==> job 3589: inputs <==
==> flow/design.v <==
`timescale 1ns/1ns
module Controller(input clk, rst, start, compare, flag, output InitYin, InitW1, InitW2, InitB, InitFlag, InitAlpha, LdX1, LdX2, LdT, Select2, LdYin, LdFlag, LdAlphaT, LdW1, LdW2, LdB,ReadEn,Ready, output [1:0] Select1, Sel1, Sel2);
	reg initYin, initW1, initW2, initB, initFlag, initAlpha, ldX1, ldX2, ldT, select2, ldYin, ldFlag, ldAlphaT, ldW1, ldW2, ldB;
	reg [1:0] select1, sel1, sel2;
	reg [3:0] ns, ps;
	reg ldCnt, cntDown;
	reg readEn, ready;
	wire co;
	reg [7:0] Cout;
	always@(ps, start, co, compare, flag)begin
		ns = 4'b0;
		case(ps)
			4'b0000: begin
				ns = (start)? 4'b0001 : 4'b0000;
			  end
			4'b0001: begin
				ns = 4'b0010;
				end
			4'b0010: begin
				ns = 4'b0011;
				end
			4'b0011: begin
				ns = 4'b0100;
				end
			4'b0100: begin
				ns = 4'b0101;
				end
			4'b0101: begin
				ns = compare ? 4'b0110 : 4'b1010;
				end
			4'b0110: begin
				ns = 4'b0111;
				end
			4'b0111: begin
				ns = 4'b1000;
				end
			4'b1000: begin
				ns = 4'b1001;
				end
			4'b1001: begin
				ns = 4'b1010;
				end
			4'b1010: begin
				ns = (co == 0) ? 4'b0010 : 
				     (flag == 1) ? 4'b1011 : 
				     (flag == 0) ? 4'b0000 : 4'b1010;
				end
			4'b1011: begin
			  ns = 4'b0010;
			  end
			default: ns = 4'b0000;
		endcase
	end
	always@(ps)begin
		{initYin, initW1, initW2, initB, initFlag, ldCnt, initAlpha, ldX1, ldX2, ldT, cntDown, select2, ldYin, ldFlag, ldAlphaT, ldW1, ldW2, ldB} = 18'b0;
		readEn = 1'b0;
		ready = 1'b0;
		select1 = 2'b0;
		sel1 = 2'b0;
		sel2 = 2'b0;
		case(ps)
			4'b0000: begin
				ready = 1;
			  end
			4'b0001: begin
				initW1 = 1;
				initW2 = 1;
				initB = 1;
				initYin = 1;
				ldCnt = 1;
				initAlpha = 1;
				end
			4'b0010: begin
				ldX1 = 1;
				ldX2 = 1;
				ldT = 1;
				cntDown = 1;
				readEn = 1;
				end
			4'b0011: begin
				sel1 = 2'b00;
				sel2 = 2'b01;
				select1 = 2'b01;
				select2 = 1;
				ldYin = 1;
				end
			4'b0100: begin
				sel1 = 2'b01;
				sel2 = 2'b10;
				select1 = 2'b00;
				select2 = 1;
				ldYin = 1;
				end
			4'b0101: begin
				end
			4'b0110: begin
				sel1 = 2'b10;
				sel2 = 2'b0;
				ldAlphaT = 1;
				ldFlag = 1;
				end
			4'b0111: begin
				sel1 = 2'b11;
				sel2 = 2'b01;
				select2 = 1;
				select1 = 2'b10;
				ldW1 = 1;
				end
			4'b1000: begin
				sel1 = 2'b11;
				sel2 = 2'b10;
				select2 = 1;
				select1 = 2'b11;
				ldW2 = 1;
				end
			4'b1001: begin
				select2 = 0;
				select1 = 2'b01;
				ldB = 1;
				end
			4'b1010: begin
				end
			4'b1011: begin
			  ldCnt = 1;
			  initFlag = 1;
			  end
		endcase
	end
	always@(posedge clk,posedge rst)begin
		if(rst) ps <= 4'b0000;
		else ps <= ns;
	end
	always@(posedge clk, posedge rst)begin
	  if(rst)
	    Cout = 8'b11001000;
	  else begin
	    if(ldCnt) Cout <= 8'b11001000;
	    else if(cntDown) Cout <= Cout - 1;
	  end
  end
  assign co = ~|{Cout};
  assign InitYin = initYin;
  assign InitW1 = initW1;
  assign InitW2 = initW2;
  assign InitB = initB;
  assign InitFlag = initFlag;
  assign LdCnt = ldCnt;
  assign InitAlpha = initAlpha;
  assign LdX1 = ldX1;
  assign LdX2 = ldX2;
  assign LdT = ldT;
  assign CntDown = cntDown;
  assign Select1 = select1;
  assign Select2 = select2;
  assign LdYin = ldYin;
  assign LdFlag = ldFlag;
  assign LdAlphaT = ldAlphaT;
  assign LdW1 = ldW1;
  assign LdW2 = ldW2;
  assign LdB = ldB;
  assign Sel1 = sel1;
  assign Sel2 = sel2;
  assign ReadEn = readEn;
  assign Ready = ready;
endmodule
`timescale 1ns/1ns
module FlagReg(input clk,rst,loadData,initVal, output out);
  reg outData;
  assign out = outData;
  always@(posedge clk, posedge rst)begin
    if(rst) outData <= 1'b0;
    else
    begin
      if(initVal) outData <= 1'b0;
      else
    begin
    if (loadData) outData <= 1'b1;
    else outData <= outData;
    end
  end
  end
endmodule
`timescale 1ns/1ns
module Reg2bit(input clk,rst,loadData,initVal, input [1:0] inData, output[1:0] out);
  reg [1:0] outData;
  assign out = outData;
  always@(posedge clk, posedge rst)begin
    if(rst) outData <= 2'b0;
    else
    begin
      if(initVal) outData <= 2'b0;
      else
    begin
    if (loadData) outData <= inData;
    else outData <= outData;
    end
  end
  end
endmodule
`timescale 1ns/1ns
module Reg3bit(input clk,rst,loadData,initVal, input [2:0] inData, output[2:0] out);
  reg [2:0] outData;
  assign out = outData;
  always@(posedge clk, posedge rst)begin
    if(rst) outData <= 3'b0;
    else
    begin
      if(initVal) outData <= 3'b0;
      else
    begin
    if (loadData) outData <= inData;
    else outData <= outData;
    end
  end
  end
endmodule
`timescale 1ns/1ns
module Reg7bit(input clk,rst,loadData,initVal, input [6:0] inData, output[6:0] out);
  reg [6:0] outData;
  assign out = outData;
  always@(posedge clk, posedge rst)begin
    if(rst) outData <= 7'b0;
    else
    begin
      if(initVal) outData <= 7'b0;
      else
    begin
    if (loadData) outData <= inData;
    else outData <= outData;
    end
  end
  end
endmodule
`timescale 1ns/1ns
module Reg14bit(input clk,rst,loadData,initVal, input [13:0] inData, output[13:0] out);
  reg [13:0] outData;
  assign out = outData;
  always@(posedge clk, posedge rst)begin
    if(rst) outData <= 14'b0;
    else
    begin
      if(initVal) outData <= 14'b0;
      else
    begin
    if (loadData) outData <= inData;
    else outData <= outData;
    end
  end
  end
endmodule
`timescale 1ns/1ns
module Mux2to1(input select, input [13:0]in1,in2, output [13:0]MuxOut);
  assign MuxOut = ~select ? in1 : in2;
endmodule
`timescale 1ns/1ns
module Mux4to1(input [1:0]select, input [13:0]in1,in2,in3,in4, output [13:0]MuxOut);
  assign MuxOut = select==2'b00 ? in1 :
          select==2'b01 ? in2 :
          select==2'b10 ? in3 :
          select==2'b11 ? in4 : 14'bz;
endmodule
`timescale 1ns/1ns
module adder( input [13:0] op1, op2, output [13:0] result );
  assign result = op1 + op2;
endmodule
`timescale 1ns/1ns
module multiplier( input [13:0] op1, op2, output [13:0] result );
  wire [27:0] w;
  wire signed [13:0] operand1,operand2;
  assign operand1 = op1;
  assign operand2 = op2;
  assign w = operand1 * operand2;
  assign result = w[21:8];
endmodule
`timescale 1ns/1ns
module DataPath(input clk,rst, input [6:0] x1Data,x2Data, input [1:0] tData, input InitYin, InitW1, InitW2, InitB, InitFlag, InitAlpha, LdX1, LdX2, LdT, Select2, LdYin, LdFlag, LdAlphaT, LdW1, LdW2, LdB, input [1:0]  Select1, Sel1, Sel2, output compare, flag, output[1:0] signYin, output[13:0] w1,w2,b,Yin);
  wire [6:0] x1,x2;
  wire [1:0] t;
  wire [2:0] alpha,alphaT;
  wire [13:0] AddOut,MultOut,MultOp1,MultOp2,AddOp1,AddOp2;
  wire [13:0] castedT,castedAlphaT,castedAlpha,castedX1,castedX2;
  assign castedT = t[1] ? {4'b1111, t, 8'b0}: {4'b0, t, 8'b0};
  assign castedAlphaT = alphaT[2] ? {5'b11111, alphaT, 6'b0}: {5'b0, alphaT, 6'b0};
  assign castedAlpha = alpha[2] ? {5'b11111, alpha, 6'b0}: {5'b0, alpha, 6'b0};
  assign castedX1 = x1[6] ? {3'b111, x1, 4'b0}: {3'b0, x1, 4'b0};
  assign castedX2 = x2[6] ? {3'b111, x2, 4'b0}: {3'b0, x2, 4'b0};
  FlagReg FLAG(clk,rst,LdFlag,InitFlag, flag);
  Reg2bit T(clk,rst,LdT,1'b0,tData,t);
  Reg3bit ALPHA(clk,rst,InitAlpha,1'b0,3'b011, alpha);
  Reg3bit ALPHAT(clk,rst,LdAlphaT,1'b0,MultOut[8:6], alphaT);
  Reg7bit X1(clk,rst,LdX1,1'b0,x1Data, x1);
  Reg7bit X2(clk,rst,LdX2,1'b0,x2Data, x2);
  Reg14bit W1(clk,rst,LdW1,InitW1,AddOut, w1);
  Reg14bit W2(clk,rst,LdW2,InitW2,AddOut, w2);
  Reg14bit B (clk,rst,LdB,InitB,AddOut, b);
  Reg14bit YIN (clk,rst,LdYin,InitYin,AddOut, Yin);
  Mux4to1 MULTOP1(Sel1,w1,w2,castedT,castedAlphaT, MultOp1);
  Mux4to1 MULTOP2(Sel2,castedAlpha,castedX1,castedX2,14'b0, MultOp2);
  Mux4to1 ADDOP1(Select1,Yin,b,w1,w2, AddOp1);
  Mux2to1 ADDOP2(Select2,castedAlphaT,MultOut, AddOp2);
  multiplier MULTIPLIER(MultOp1,MultOp2, MultOut);
  adder ADDER(AddOp1,AddOp2, AddOut);
  assign compare = (Yin == 14'b0) ? 1 : (Yin[13] ^ t[1]);
  assign signYin = Yin[13] ? 2'b11 : 2'b01;  
endmodule
`timescale 1ns/1ns
module LearningMachine(input clk,rst, start, input [6:0] x1Data,x2Data, input [1:0] tData, output[1:0] signYin, output[13:0] w1,w2,b,Yin,output ReadEn, Ready);
  wire [1:0]Select1, Sel1, Sel2;
  wire  flag, InitYin, InitW1, InitW2, InitB, InitFlag, InitAlpha, LdX1, LdX2, LdT, Select2, LdYin, LdFlag, LdAlphaT, LdW1, LdW2, LdB;
  Controller controller(clk, rst, start, compare, flag, InitYin, InitW1, InitW2, InitB, InitFlag, InitAlpha, LdX1, LdX2, LdT, Select2, LdYin, LdFlag, LdAlphaT, LdW1, LdW2, LdB, ReadEn, Ready, Select1, Sel1, Sel2);
  DataPath datapath(clk,rst, x1Data,x2Data, tData, InitYin, InitW1, InitW2, InitB, InitFlag, InitAlpha, LdX1, LdX2, LdT, Select2, LdYin, LdFlag, LdAlphaT, LdW1, LdW2, LdB, Select1, Sel1, Sel2, compare, flag, signYin, w1,w2,b,Yin);
endmodule
==> flow/run.sh <==
#!/bin/bash
# the make line also repeats each setting of config.mk as NAME=value (left out here)
make -C /OpenROAD-flow-scripts/flow DESIGN_CONFIG=/design/flow/config.mk WORK_HOME=/design/flow/orfs CLKGATE_MAP_FILE= finish
==> flow/config.mk <==
export PLATFORM = sky130hd
export DESIGN_NAME = LearningMachine
export DESIGN_NICKNAME = LearningMachine
export VERILOG_FILES = /design/flow/design.v
export SDC_FILE = /design/flow/constraint.sdc
export NUM_CORES = 4
export LEC_CHECK = 0
export CAP_MARGIN = 10
export CORE_ASPECT_RATIO = 1.51
export CORE_MARGIN = 6
export CORE_UTILIZATION = 55
export CTS_CLUSTER_DIAMETER = 201
export CTS_CLUSTER_SIZE = 94
export GPL_TIMING_DRIVEN = 1
export MAX_ROUTING_LAYER = met4
export MIN_ROUTING_LAYER = met1
export PLACE_DENSITY = 0.35
export SLEW_MARGIN = 20
export TNS_END_PERCENT = 5
==> flow/constraint.sdc <==
create_clock -name core_clock -period 9.61 [get_ports {clk}]
set_input_delay 1.9220 -clock core_clock [delete_from_list [all_inputs] [get_ports {clk}]]
set_output_delay 1.9220 -clock core_clock [all_outputs]
set_load 0.01 [all_outputs]
==> job 683: changes against job 3589 <==
- CAP_MARGIN: 10 -> 20
- CORE_ASPECT_RATIO: 1.51 -> default
- CORE_MARGIN: 6 -> 2
- CORE_UTILIZATION: 55 -> 70
- CTS_CLUSTER_DIAMETER: 201 -> default
- CTS_CLUSTER_SIZE: 94 -> 32
- GPL_TIMING_DRIVEN: 1 -> default
- MAX_ROUTING_LAYER: met4 -> default
- MIN_ROUTING_LAYER: met1 -> default
- PLACE_DENSITY: 0.35 -> default
- TNS_END_PERCENT: 5 -> default
==> flow/constraint.sdc (replaced) <==
create_clock -name core_clock -period 7.66 [get_ports {clk}]
set_input_delay 1.5320 -clock core_clock [delete_from_list [all_inputs] [get_ports {clk}]]
set_output_delay 1.5320 -clock core_clock [all_outputs]
set_load 0.01 [all_outputs]
==> GITHUB_STEP_SUMMARY <==
## Synthesis and layout report

| Metric | Value |
|---|---|
| Status | `finished clean` |
| Hold_ws | `0.475 ns` |
| GRT Resource Usage Total | `26.8%` |
| Non-Filler Instances | `1251` |
| R2R depth | `31` |
| DR vias | `7214` |
| Final setup violating endpoints | `0` |
| Most frequent cell on the critical path | `fa_1` |
| Tool Warnings | `31` |
| Slew HR | `34.9%` |
| Largest net degree at the start of global routing | `58` |
The numbers above come from job 3589.

==> GITHUB_STEP_SUMMARY <==
## Synthesis and layout report

| Metric | Value |
|---|---|
| Status | `finished with violations` |
| Largest net degree at the start of global routing | `69` |
| Worst setup margin | `-0.879 ns` |
| Slew HR | `a little under a third` |
| Layout check faults | `negative setup slack` |
| Final setup violating endpoints | `23` |
| Non-Filler Instances | `1326` |
| Tool Warnings | `32` |
| DR vias | `~9000` |
The numbers above come from job 683.

